==> pepper: inputs <==
## top
module top(
        clk, reset, up, down, hsync, vsync, rgb, pmod_switch, pause_switch,
         MISO, SW, SS, MOSI, SCLK, LED, an, seg
    );
     input clk;
     input reset;
     input up;
     input down;
     input pmod_switch;
     input pause_switch;
     output hsync;
     output vsync;
     output [11:0] rgb;
     input MISO;					 
     input [2:0] SW;             
     output SS;                     
     output MOSI;                 
     output SCLK;                 
     output [2:0] LED;			 
     output [3:0] an;			 
     output [6:0] seg;             
     wire w_reset, w_up, w_down, w_vid_on, w_p_tick;
     wire [9:0] w_x, w_y;
     reg [11:0] rgb_reg;
     wire [11:0] rgb_next;
     wire SS;						 
     wire MOSI;                     
     wire SCLK;                     
     reg [2:0] LED;                 
     wire [3:0] an;                 
     wire [6:0] seg;             
     wire [7:0] sndData;
     wire sndRec;
     wire [39:0] jstkData;
     wire [9:0] posData;
     wire score;
     wire [3:0] dig0, dig1, dig2, dig3;
     reg d_inc, d_clr;
     PmodJSTK PmodJSTK_Int(
             .CLK(clk),
             .RST(reset),
             .sndRec(sndRec),
             .DIN(sndData),
             .MISO(MISO),
             .SS(SS),
             .SCLK(SCLK),
             .MOSI(MOSI),
             .DOUT(jstkData)
                 );
      clk5Hz genSndRec(
             .CLK(clk),
             .RST(reset),
             .CLKOUT(sndRec)
     );
      assign posData = {jstkData[25:24], jstkData[39:32]};
      assign sndData = {8'b100000, {SW[1], SW[2]}};
      always @(*) begin
              if(reset == 1'b1) begin
                      LED = 3'b000;
              end
              else begin
                      LED = {jstkData[1], {jstkData[2], jstkData[0]}};
              end
      end
     VGAdriver vga(.clk(clk), .reset(w_reset), .video_on(w_vid_on), .hsync(hsync), .vsync(vsync), .p_tick(w_p_tick), .x(w_x), .y(w_y));
     pixelGenerator pg(.clk(clk), .reset(w_reset), .up(w_up), .down(w_down),.video_on(w_vid_on), .x(w_x), .y(w_y), .switch(pmod_switch), .posdata(posData), .score(score), .pause(pause_switch), .rgb(rgb_next));
     debouncer btReset(.clk(clk), .btn_in(reset), .btn_out(w_reset));
  ...
export LEC_CHECK = 0
export ABC_AREA = 1
export CAP_MARGIN = 0
export CELL_PAD_IN_SITES_DETAIL_PLACEMENT = 0
export CORE_MARGIN = 2
export CORE_UTILIZATION = 72
export GPL_ROUTABILITY_DRIVEN = 0
export GPL_TIMING_DRIVEN = 1
export MIN_ROUTING_LAYER = met1
export PLACE_DENSITY = 0.63
export SETUP_SLACK_MARGIN = 0.39
export SLEW_MARGIN = 40
create_clock -name core_clock -period 2.95 [get_ports {clk}]
run.sh (not shown) runs the stock make flow with config.mk's settings and CLKGATE_MAP_FILE=.
==> garnet: changes against pepper <==
- ABC_AREA: 1 -> unset
- CAP_MARGIN: 0 -> 20
- CELL_PAD_IN_SITES_DETAIL_PLACEMENT: 0 -> unset
- CORE_UTILIZATION: 72 -> 40
- GPL_ROUTABILITY_DRIVEN: 0 -> unset
- GPL_TIMING_DRIVEN: 1 -> unset
- MIN_ROUTING_LAYER: met1 -> unset
- PLACE_DENSITY: 0.63 -> unset
- SETUP_SLACK_MARGIN: 0.39 -> unset
- SLEW_MARGIN: 40 -> 20
==> flow/constraint.sdc (replaced) <==
create_clock -name core_clock -period 5.12 [get_ports {clk}]
set_input_delay 1.0240 -clock core_clock [delete_from_list [all_inputs] [get_ports {clk}]]
set_output_delay 1.0240 -clock core_clock [all_outputs]
set_load 0.01 [all_outputs]
==> impl_metrics.csv <==
group,metric,value,unit
outcome,status,"no timing/DRC/antenna violations",
cells_and_area,seq_area,5276,um^2
synth,ys_types,91,
timing,worst_slack,0.7138,ns
power_and_ir_drop,clk-power,0.00197,W
cells_and_area,buf_share,3.024,%
placed_design,post_dp_cell_area,14640,um^2
worst_hold_path,holdPathEnd,"btReset.r2",
detailed_routing,dr.pass1.iters,5,
Source of the figures above: garnet

==> impl_metrics.csv <==
group,metric,value,unit
timing,setup_viol,1,
timing,worst_slack,-0.008036,ns
placed_design,post_dp_cell_area,14960,um^2
timing,fmax,338.1,MHz
detailed_routing,dr.pass1.iters,12,
outcome,so.violations,"setup timing",
outcome,status,"failed layout checks",
detailed_routing,drt-initial-drc-count,1154,
cells_and_area,seq_area,5303,um^2
cells_and_area,buf_share,6.110,%
worst_hold_path,holdPathEnd,"btnU.r3",
power_and_ir_drop,clk-power,0.00352,W
Source of the figures above: pepper


---

==> exp/juniper <==
Starting RTL as in the previous note.
clock: 6.93 ns
lec_check: 0
cap_margin: 35
cell_pad_in_sites_detail_placement: 0
core_margin: 2
core_utilization: 72
cts_cluster_size: 79
gpl_routability_driven: 0
gpl_timing_driven: 1
min_routing_layer: met1
place_density_lb_addon: 0.01
slew_margin: 0
==> inputs of exp/sierra, as changes to exp/juniper <==
- ABC_AREA: not set -> 1
- CAP_MARGIN: 35 -> 20
- CELL_PAD_IN_SITES_DETAIL_PLACEMENT: 0 -> not set
- CTS_CLUSTER_SIZE: 79 -> not set
- GPL_ROUTABILITY_DRIVEN: 0 -> not set
- GPL_TIMING_DRIVEN: 1 -> not set
- MIN_ROUTING_LAYER: met1 -> not set
- PLACE_DENSITY: not set -> 0.37
- PLACE_DENSITY_LB_ADDON: 0.01 -> not set
- SETUP_SLACK_MARGIN: not set -> -0.15
- SLEW_MARGIN: 0 -> 20
==> flow/constraint.sdc (replaced) <==
create_clock -name core_clock -period 2.84 [get_ports {clk}]
set_input_delay 0.5680 -clock core_clock [delete_from_list [all_inputs] [get_ports {clk}]]
set_output_delay 0.5680 -clock core_clock [all_outputs]
set_load 0.01 [all_outputs]
==> inputs of exp/lagoon, as changes to exp/juniper <==
- CAP_MARGIN: 35 -> 20
- CELL_PAD_IN_SITES_DETAIL_PLACEMENT: 0 -> not set
- CORE_UTILIZATION: 72 -> 40
- CTS_CLUSTER_SIZE: 79 -> not set
- GPL_ROUTABILITY_DRIVEN: 0 -> not set
- GPL_TIMING_DRIVEN: 1 -> not set
- MIN_ROUTING_LAYER: met1 -> not set
- PLACE_DENSITY_LB_ADDON: 0.01 -> not set
- SLEW_MARGIN: 0 -> 20
==> flow/constraint.sdc (replaced) <==
create_clock -name core_clock -period 5.88 [get_ports {clk}]
set_input_delay 1.1760 -clock core_clock [delete_from_list [all_inputs] [get_ports {clk}]]
set_output_delay 1.1760 -clock core_clock [all_outputs]
set_load 0.01 [all_outputs]
==> inputs of exp/cedar, as changes to exp/juniper <==
- ABC_AREA: not set -> 1
- CAP_MARGIN: 35 -> 20
- CELL_PAD_IN_SITES_DETAIL_PLACEMENT: 0 -> not set
- CORE_UTILIZATION: 72 -> 69
- CTS_CLUSTER_DIAMETER: not set -> 54
- CTS_CLUSTER_SIZE: 79 -> not set
- GPL_ROUTABILITY_DRIVEN: 0 -> not set
- GPL_TIMING_DRIVEN: 1 -> not set
- MIN_ROUTING_LAYER: met1 -> not set
- PLACE_DENSITY_LB_ADDON: 0.01 -> not set
- SETUP_SLACK_MARGIN: not set -> 1.92
- SLEW_MARGIN: 0 -> 20
==> flow/constraint.sdc (replaced) <==
create_clock -name core_clock -period 7.81 [get_ports {clk}]
set_input_delay 1.5620 -clock core_clock [delete_from_list [all_inputs] [get_ports {clk}]]
set_output_delay 1.5620 -clock core_clock [all_outputs]
set_load 0.01 [all_outputs]
==> comparison <==
exp/juniper finished clean. exp/cedar produced a clean layout. exp/sierra ran to the end with violations: setup timing. exp/lagoon produced a clean layout.
Sequential share of layout area: exp/sierra < exp/cedar < exp/lagoon < exp/juniper.
Wire length: exp/lagoon < exp/juniper < exp/cedar < exp/sierra.
Critical path depth, lowest first: exp/cedar, exp/juniper, exp/lagoon, exp/sierra.
Register-to-register slack, highest first: exp/cedar, exp/juniper, exp/lagoon, exp/sierra.
Cell count, lowest first: exp/juniper, exp/lagoon, exp/cedar, exp/sierra.
Of exp/lagoon and exp/sierra, exp/sierra has the higher non-clock buffer count (gap 67).
==> figures <==
	exp/juniper	exp/cedar	exp/lagoon	exp/sierra
Result of the run	no timing/DRC/antenna violations	no timing/DRC/antenna violations	no timing/DRC/antenna violations	complete, but fails checks
Violated checks	-	-	-	setup timing
Worst r2r src	pg.y_ball_reg[1]	pg.y_ball_reg[1]	pg.y_pad_reg[0]	pg.y_ball_reg[2]
Cells after DPL	1838	2171	2030	2229
Total Die Area	20600 µm²	21600 µm²	36500 µm²	20800 µm²
Final core occ	81.4%	77.2%	45.1%	84.0%
Post-Synthesis Mean Instance Area	8.68 µm²	7.37 µm²	8.68 µm²	7.37 µm²
Total of clock buffers placed in the layout	35	43	43	40
Endpoint, Worst Hold	btReset.r3	btnU.r3	btnD.r3	btnU.r2
Half-perimeter wire length after detailed placement	20600 µm	22400 µm	21100 µm	24000 µm
Number of buffers and inverters on the critical path	1	3	1	2
Number of nets in the layout	1738	2063	1737	2129
Flop share of the area	34.3%	33.9%	33.9%	32.5%
R2R setup slack	2430 ps	3970 ps	1350 ps	-110 ps

---

==> v21 <==
Starting RTL as in the previous note.
clock: 3.0 ns
lec_check: 0
cap_margin: 25
cell_pad_in_sites_detail_placement: 0
core_aspect_ratio: 1.05
core_margin: 2
core_utilization: 32
cts_cluster_diameter: 155
gpl_routability_driven: 1
max_routing_layer: met4
min_routing_layer: met2
place_density_lb_addon: 0.09
slew_margin: 20
==> v2: changes against v21 <==
Settings changed: ABC_AREA set to 1, CAP_MARGIN 25 to 20, CELL_PAD_IN_SITES_DETAIL_PLACEMENT 0 to not set, CORE_ASPECT_RATIO 1.05 to not set, CORE_UTILIZATION 32 to 70, CTS_CLUSTER_DIAMETER 155 to 207, GPL_ROUTABILITY_DRIVEN 1 to not set, MAX_ROUTING_LAYER met4 to not set, MIN_ROUTING_LAYER met2 to not set, PLACE_DENSITY_LB_ADDON 0.09 to not set.
==> flow/constraint.sdc (replaced) <==
create_clock -name core_clock -period 2.99 [get_ports {clk}]
set_input_delay 0.5980 -clock core_clock [delete_from_list [all_inputs] [get_ports {clk}]]
set_output_delay 0.5980 -clock core_clock [all_outputs]
set_load 0.01 [all_outputs]
==> v29: changes against v21 <==
Settings changed: ABC_AREA set to 1, CAP_MARGIN 25 to 20, CELL_PAD_IN_SITES_DETAIL_PLACEMENT 0 to not set, CORE_ASPECT_RATIO 1.05 to not set, CORE_UTILIZATION 32 to 69, CTS_CLUSTER_DIAMETER 155 to 54, GPL_ROUTABILITY_DRIVEN 1 to not set, MAX_ROUTING_LAYER met4 to not set, MIN_ROUTING_LAYER met2 to not set, PLACE_DENSITY_LB_ADDON 0.09 to 0.29, SETUP_SLACK_MARGIN set to 0.76.
==> flow/constraint.sdc (replaced) <==
create_clock -name core_clock -period 6.62 [get_ports {clk}]
set_input_delay 1.3240 -clock core_clock [delete_from_list [all_inputs] [get_ports {clk}]]
set_output_delay 1.3240 -clock core_clock [all_outputs]
set_load 0.01 [all_outputs]
==> v11: changes against v21 <==
Settings changed: ABC_AREA set to 1, CAP_MARGIN 25 to 20, CELL_PAD_IN_SITES_DETAIL_PLACEMENT 0 to not set, CORE_ASPECT_RATIO 1.05 to not set, CORE_UTILIZATION 32 to 70, CTS_CLUSTER_DIAMETER 155 to 207, CTS_CLUSTER_SIZE set to 15, GPL_ROUTABILITY_DRIVEN 1 to not set, MAX_ROUTING_LAYER met4 to not set, MIN_ROUTING_LAYER met2 to not set, PLACE_DENSITY_LB_ADDON 0.09 to not set, SETUP_SLACK_MARGIN set to 0.35.
==> flow/constraint.sdc (replaced) <==
create_clock -name core_clock -period 2.84 [get_ports {clk}]
set_input_delay 0.5680 -clock core_clock [delete_from_list [all_inputs] [get_ports {clk}]]
set_output_delay 0.5680 -clock core_clock [all_outputs]
set_load 0.01 [all_outputs]
==> summary.log <==
INFO  run_status     outcome=failed layout checks
INFO  run_status       check-failures=setup timing
INFO  critical_path  reg2regPathDepth=14
INFO  critical_path  critical_path.endpoint=gs.r_dig1[3]$_SDFFE_PP0P_
INFO  final_timing   setup_viol=19
INFO  critical_path  critical_path.reg2reg.startpoint=pg.y_pad_reg[0]$_SDFFE_PP0P_
INFO  global_routing use_met3=32.6%
INFO  final_timing   finClkSkew=14.5ps
INFO  power_and_ir_drop combinationalPowerShare=2.4%
INFO  final_timing   fin_ws=-360ps
INFO  final_layout   logic_area=8360squm
INFO  power_and_ir_drop cell_internal_pwr=0.00601W
INFO  yosys          synth-cells-yosys=1613
INFO  detailed_routing met3RoutedLength=14900um
INFO  critical_path  path_depth=14
INFO  yosys          yosys.stat.chipArea=14000squm
INFO  detailed_routing detail_route.wirelength=37600um
INFO  final_layout   buffer_area_share=8.74%
# the run above: v21

==> summary.log <==
INFO  run_status     outcome=failed layout checks
INFO  critical_path  reg2regPathDepth=18
INFO  detailed_routing detail_route.wirelength=35400um
INFO  final_layout   n_multi_input_combinational_cell=1343
INFO  yosys          synth.largest_area_cell=sky130_fd_sc_hd__dfxtp_1
INFO  critical_path  critical_path.reg2reg.startpoint=pg.y_ball_reg[2]$_SDFFE_PP0P_
INFO  detailed_routing met3RoutedLength=1760um
INFO  run_status       check-failures=setup timing
INFO  final_timing   setup_viol=12
INFO  final_timing   fin_ws=-113ps
INFO  critical_path  path_depth=18
INFO  final_layout   logic_area=8150squm
INFO  min_path       min_delay_worst_endpoint=btnD.r3$_DFF_P_
INFO  power_and_ir_drop combinationalPowerShare=3.2%
INFO  final_timing   finalSetupTns=-684ps
INFO  critical_path  worst_path_largest_cell_delay=360ps
INFO  global_routing use_met3=4.19%
INFO  yosys          yosys.stat.chipArea=14100squm
# the run above: v11

==> summary.log <==
INFO  power_and_ir_drop combinationalPowerShare=2.4%
INFO  yosys          synth.cell_area=14100squm
INFO  final_timing   fin_ws=2780ps
INFO  yosys          ys_seq_elements=262
INFO  critical_path  critical_path.endpoint=gs.r_dig2[3]$_SDFFE_PP0P_
INFO  final_timing   setup_viol=0
INFO  final_layout   logic_area=7620squm
INFO  power_and_ir_drop cell_internal_pwr=0.00260W
INFO  critical_path  critical_path.reg2reg.startpoint=pg.y_ball_reg[1]$_SDFFE_PP0P_
INFO  final_layout   buffer_area_share=2.71%
INFO  critical_path  path_depth=16
INFO  yosys          synth-cells-yosys=1916
INFO  final_timing   finClkSkew=8.01ps
INFO  run_status     outcome=no timing/DRC/antenna violations
INFO  detailed_routing met3RoutedLength=1630um
INFO  critical_path  reg2regPathDepth=16
# the run above: v29

==> summary.log <==
INFO  final_layout   buffer_area_share=5.50%
INFO  run_status     outcome=no timing/DRC/antenna violations
INFO  critical_path  critical_path.reg2reg.startpoint=pg.y_ball_reg[2]$_SDFFE_PP0P_
INFO  detailed_routing met3RoutedLength=2130um
INFO  power_and_ir_drop cell_internal_pwr=0.00577W
INFO  critical_path  path_depth=17
INFO  yosys          synth-cells-yosys=1916
INFO  yosys          yosys.stat.chipArea=14100squm
INFO  final_timing   fin_ws=72.6ps
INFO  critical_path  reg2regPathDepth=17
INFO  detailed_routing detail_route.wirelength=35000um
INFO  final_layout   logic_area=7750squm
INFO  global_routing use_met3=4.50%
INFO  final_timing   finClkSkew=13.4ps
# the run above: v2

Power and IR drop assume default switching activity.
